job 7139:
==> flow/design.v <==
module matvecmult(
    CLK,
    RST,
    vector_x,
    vector_b,
    vector_y,
    Q,
    A,
    finish
);
input               CLK;
input               RST;
input       [127:0]	vector_x;
input       [127:0]	vector_b;
output  reg [127:0]	vector_y;
input       [127:0]	Q;
output  reg [3:0]   A;
output  reg         finish;
integer i;
integer j;
reg [7:0] vector_x_w[0:15],vector_x_r[0:15];
reg [7:0] vector_b_w[0:15],vector_b_r[0:15];
reg [7:0] vector_y_w[0:15],vector_y_r[0:15];
reg [7:0] part_matrix_a_w[0:15],part_matrix_a_r[0:15];
reg       finish_w,finish_r;
reg [3:0] counter_w,counter_r;
reg [7:0] temp;
always @(*) begin
    vector_x_w[0] = vector_x[7:0];
    vector_x_w[1] = vector_x[15:8];
    vector_x_w[2] = vector_x[23:16];
    vector_x_w[3] = vector_x[31:24];
    vector_x_w[4] = vector_x[39:32];
    vector_x_w[5] = vector_x[47:40];
    vector_x_w[6] = vector_x[55:48];
    vector_x_w[7] = vector_x[63:56];
    vector_x_w[8] = vector_x[71:64];
    vector_x_w[9] = vector_x[79:72];
    vector_x_w[10] = vector_x[87:80];
    vector_x_w[11] = vector_x[95:88];
    vector_x_w[12] = vector_x[103:96];
    vector_x_w[13] = vector_x[111:104];
    vector_x_w[14] = vector_x[119:112];
    vector_x_w[15] = vector_x[127:120];
    vector_b_w[0] = vector_b[7:0];
    vector_b_w[1] = vector_b[15:8];
    vector_b_w[2] = vector_b[23:16];
    vector_b_w[3] = vector_b[31:24];
    vector_b_w[4] = vector_b[39:32];
    vector_b_w[5] = vector_b[47:40];
    vector_b_w[6] = vector_b[55:48];
    vector_b_w[7] = vector_b[63:56];
    vector_b_w[8] = vector_b[71:64];
    vector_b_w[9] = vector_b[79:72];
    vector_b_w[10] = vector_b[87:80];
    vector_b_w[11] = vector_b[95:88];
    vector_b_w[12] = vector_b[103:96];
    vector_b_w[13] = vector_b[111:104];
    vector_b_w[14] = vector_b[119:112];
    vector_b_w[15] = vector_b[127:120];
    part_matrix_a_w[0] = Q[7:0];
    part_matrix_a_w[1] = Q[15:8];
    part_matrix_a_w[2] = Q[23:16];
    part_matrix_a_w[3] = Q[31:24];
    part_matrix_a_w[4] = Q[39:32];
    part_matrix_a_w[5] = Q[47:40];
    part_matrix_a_w[6] = Q[55:48];
    part_matrix_a_w[7] = Q[63:56];
    part_matrix_a_w[8] = Q[71:64];
    part_matrix_a_w[9] = Q[79:72];
    part_matrix_a_w[10] = Q[87:80];
    part_matrix_a_w[11] = Q[95:88];
    part_matrix_a_w[12] = Q[103:96];
    part_matrix_a_w[13] = Q[111:104];
    part_matrix_a_w[14] = Q[119:112];
    part_matrix_a_w[15] = Q[127:120];
    for(i=0;i<=15;i=i+1) begin
        vector_y_w[i] = vector_y_r[i];
    end
    temp =  2*part_matrix_a_w[15]*vector_x_w[0]+
            2*part_matrix_a_w[14]*vector_x_w[1]+
            2*part_matrix_a_w[13]*vector_x_w[2]+
            2*part_matrix_a_w[12]*vector_x_w[3]+
            2*part_matrix_a_w[11]*vector_x_w[4]+
            2*part_matrix_a_w[10]*vector_x_w[5]+
            2*part_matrix_a_w[9]*vector_x_w[6]+
            2*part_matrix_a_w[8]*vector_x_w[7]+
            2*part_matrix_a_w[7]*vector_x_w[8]+
            2*part_matrix_a_w[6]*vector_x_w[9]+
            2*part_matrix_a_w[5]*vector_x_w[10]+
            2*part_matrix_a_w[4]*vector_x_w[11]+
            2*part_matrix_a_w[3]*vector_x_w[12]+
            2*part_matrix_a_w[2]*vector_x_w[13]+
            2*part_matrix_a_w[1]*vector_x_w[14]+
            2*part_matrix_a_w[0]*vector_x_w[15];
    finish_w = 1'b0;
    counter_w = counter_r;
    if(RST)
        counter_w = 1'b0;
    else if(counter_r<4'b1111) begin
        i = counter_r;
        vector_y_w[i] = vector_y_r[i]+temp+vector_b_w[i];
        counter_w = counter_r+1'b1;
    end
    else begin
        finish_w = 1'b1;
        if(finish_r==1'b0)
            vector_y_w[15] = vector_y_r[15]+temp+vector_b_w[15];
        else
            vector_y_w[15] = vector_y_r[15];
    end
    finish = finish_r;
    A = counter_w;
    vector_y = {vector_y_r[15],vector_y_r[14],vector_y_r[13],vector_y_r[12],vector_y_r[11],vector_y_r[10],vector_y_r[9],vector_y_r[8],vector_y_r[7],vector_y_r[6],vector_y_r[5],vector_y_r[4],vector_y_r[3],vector_y_r[2],vector_y_r[1],vector_y_r[0]};
end
always @(posedge CLK or posedge RST) begin
    if (RST) begin
        counter_r <= 1'b0;
        finish_r <= 1'b0;
        for(i=0;i<=15;i=i+1) begin
            part_matrix_a_r[i]<=1'b0;
            vector_y_r[i]<=1'b0;
        end
    end
    else begin
        counter_r <= counter_w;
        finish_r <= finish_w;
        for(i=0;i<=15;i=i+1) begin
            part_matrix_a_r[i]<=part_matrix_a_w[i];
            vector_y_r[i]<=vector_y_w[i];
        end
    end
end
endmodule
clock: 3.17 ns
lec_check: 0
cap_margin: 20
core_margin: 2
core_utilization: 72
place_density_lb_addon: 0.11
setup_slack_margin: 0.93
slew_margin: 20
run.sh (not shown) runs the stock make flow with config.mk's settings and CLKGATE_MAP_FILE=.
FAIL job 7139 @ global placement (3_3_place_gp): tool exited with error
The following lists how job 118 was set up differently from job 7139:
Settings: PLACE_DENSITY_LB_ADDON removed (was 0.11); CORE_UTILIZATION changed from 72 to 52; SETUP_SLACK_MARGIN removed (was 0.93); the clock period (ns, I/O delays scaled along) changed from 3.17 to 11.1.
--- outcome ---
- Job 118 | status: complete | timing, DRC, antenna: pass
- Compared with job 7139, core area in job 118 increased by more than a quarter.
- Async set or reset register ratio after synthesis: job 118 vs job 7139 identical
- Re yosys stat chip area: no difference whatsoever between job 118 and job 7139.
- Number of placement rows (job 118 vs. job 7139) increases by more than 10%
### job 118 -> job 9063
Settings: CORE_UTILIZATION changed from 52 to 62; the clock period (ns, I/O delays scaled along) changed from 11.1 to 15.0.
The share of cell area taken by flip-flops and latches of job 9063 is higher than that of job 118.
Number of standard-cell rows in the floorplan in job 9063 is 6 lower than in job 118
Between job 118 and job 9063, die area decreased.
Per the comparison of job 9063 with job 118, share of the clock period used by the worst path after layout went down, filler cell count went down, routability-driven placement congestion ratio went up.

Starts from the design.v that is shown in full above.
clock: 11.2 ns
lec_check: 0
abc_area: 0
cap_margin: 30
cell_pad_in_sites_detail_placement: 0
core_margin: 2
core_utilization: 57
cts_cluster_size: 61
gpl_routability_driven: 1
max_routing_layer: met4
min_routing_layer: met1
place_density: 0.54
setup_slack_margin: 0.16
slew_margin: 20
tns_end_percent: 65
Next try:
Settings changed: CORE_UTILIZATION 57 to 58, MAX_ROUTING_LAYER met4 to not set, PLACE_DENSITY 0.54 to 0.58.
Clock period 11.2 ns to 5.71 ns, I/O delays scaled along.
What happened:
- Now the flow reached the layout checks and failed them: negative setup slack
- worst setup slack gets worse by 4.2 ns
- via count goes up by about a fifth
- die size goes down slightly
- sequential share of layout area goes down by 1.6 points
- routed wire length goes up by a quarter to a third
- non-clock buffer count goes up by 233
Next try:
Settings changed: ABC_AREA 0 to not set, CAP_MARGIN 30 to 20, CELL_PAD_IN_SITES_DETAIL_PLACEMENT 0 to not set, CORE_UTILIZATION 58 to 40, CTS_CLUSTER_SIZE 61 to not set, GPL_ROUTABILITY_DRIVEN 1 to not set, MIN_ROUTING_LAYER met1 to not set, PLACE_DENSITY 0.58 to not set, SETUP_SLACK_MARGIN 0.16 to not set, TNS_END_PERCENT 65 to not set.
Clock period 5.71 ns to 10.0 ns, I/O delays scaled along.
=> The changed run went through all stages and came out clean. Via count decreases by roughly a tenth. Die area increases by well over a third. Core utilization decreases by 30 points. Register-to-register slack gains 4.7 ns. Global-route usage decreases by 20 points. First-iteration DRC count decreases by well over a third.
Next try:
Settings changed: CORE_UTILIZATION 40 to 57, CTS_CLUSTER_SIZE set to 90, MAX_ROUTING_LAYER set to met4.
=>
- The changed run completed, yet does not pass: negative setup slack
- global-route usage came out higher by 16 points
- maximum frequency shrinks by 1.9%
- die size came out lower by 29%
- final cell count drops by 6.5%
- cell area fell by 0.68%
- flip-flop count stays the same
- sequential share of layout area is about the same
- worst hold slack gains 0.0084 ns
- routed wire length is higher by 5.2%
Next try:
Settings changed: ABC_AREA set to 1, CORE_MARGIN 2 to 9, CORE_UTILIZATION 57 to 43, CTS_CLUSTER_DIAMETER set to 227, GPL_TIMING_DRIVEN set to 0, MAX_ROUTING_LAYER met4 to not set, PLACE_DENSITY set to 0.37, TNS_END_PERCENT set to 35.
The new run completed, yet does not pass: negative setup slack.
Core utilization went down by 26 points.
Area after synthesis went up by roughly a tenth.
Clock-buffer cell count went down by 1.
Design area went up slightly.
Hold slack loses 0.0067 ns.
Setup slack loses 0.14 ns.
Via count went up by roughly a tenth.
Global-route usage went down by 19 points.
Synthesized cell count went up by well over a third.
Next try:
Settings changed: ABC_AREA 1 to not set, CORE_MARGIN 9 to 2, CORE_UTILIZATION 43 to 10, CTS_CLUSTER_DIAMETER 227 to not set, CTS_CLUSTER_SIZE 90 to not set, GPL_TIMING_DRIVEN 0 to not set, PLACE_DENSITY 0.37 to not set, TNS_END_PERCENT 35 to not set.
Clock period 10.0 ns to 11.1 ns, I/O delays scaled along.
- The new run produced a clean layout
- wire length climbs by 43%
- via count drops by 17%
- global-route usage drops by 16 points
- core utilization drops by 43 points
- setup slack gains 0.42 ns
- synthesized area drops by 8.8%

// matvecmult: RTL as listed in full above, without the edits since
Settings: LEC_CHECK=0, CAP_MARGIN=20, CORE_MARGIN=2, CORE_UTILIZATION=57, CTS_CLUSTER_DIAMETER=285, SETUP_SLACK_MARGIN=-0.58, SLEW_MARGIN=20; clock period 8.75 ns.
The starting point finished but fails on setup timing.
Next try:
Settings changed: CORE_UTILIZATION 57 to 58, CTS_CLUSTER_DIAMETER 285 to not set, CTS_CLUSTER_SIZE set to 99, SETUP_SLACK_MARGIN -0.58 to not set.
Clock period 8.75 ns to 7.37 ns, I/O delays scaled along.
Outcome: The changed run produced a layout that fails on setup timing; clock skew hardly moves; global-route usage grows by 6.0 points; setup slack loses 1.4 ns; via count grows by about 10%; wire length grows by about 20%; hold slack loses 0.0093 ns; sequential share of layout area shrinks by 0.49 points.
Next try:
Settings changed: ABC_AREA set to 1, CTS_CLUSTER_DIAMETER set to 261, PLACE_DENSITY set to 0.42.
Outcome: The new run completed, yet does not pass: setup timing. Global-route usage fell by 6.7 points. Routed wire length came out lower by 7.0%. Die size increases by 9.5%. Design area grows by 5.0%. Setup slack got worse by 0.50 ns. First-iteration DRC count shrinks by 7.1%.
Next try:
Settings changed: ABC_AREA 1 to not set, CORE_UTILIZATION 58 to 56, CTS_CLUSTER_DIAMETER 261 to not set, CTS_CLUSTER_SIZE 99 to 83, PLACE_DENSITY 0.42 to not set, SETUP_SLACK_MARGIN set to -0.66.
Clock period 7.37 ns to 7.1 ns, I/O delays scaled along.
After rerunning:
- The new run finished with setup timing left
- setup slack is better by 0.46 ns
- hold slack is better by 0.0056 ns
- register-to-register slack is better by 0.26 ns
- final area goes down by a few percent
- routed wire length goes down by a little under a tenth
- utilization goes down by 0.45 points
- synthesized cell count goes down by a quarter to a third
Next try:
Settings changed: ABC_AREA set to 1, CORE_UTILIZATION 56 to 63, CTS_CLUSTER_SIZE 83 to 94, PLACE_DENSITY set to 0.35, SETUP_SLACK_MARGIN -0.66 to not set.
Clock period 7.1 ns to 4.96 ns, I/O delays scaled along.
=> The new run stopped in global routing (5_1_grt) (GRT-0232). Die size falls by a few percent. Synthesized area rises by roughly a tenth. Synthesized cell count rises by well over a third.
Next try:
Settings changed: ABC_AREA 1 to not set, CORE_UTILIZATION 63 to 40, CTS_CLUSTER_SIZE 94 to not set, MAX_ROUTING_LAYER set to met4, PLACE_DENSITY 0.35 to 0.59.
Clock period 4.96 ns to 10.0 ns, I/O delays scaled along.
After rerunning: The changed run produced a clean layout. Synthesized cell count went down by 32%. Die size rose by 43%. Area after synthesis is lower by 8.8%.
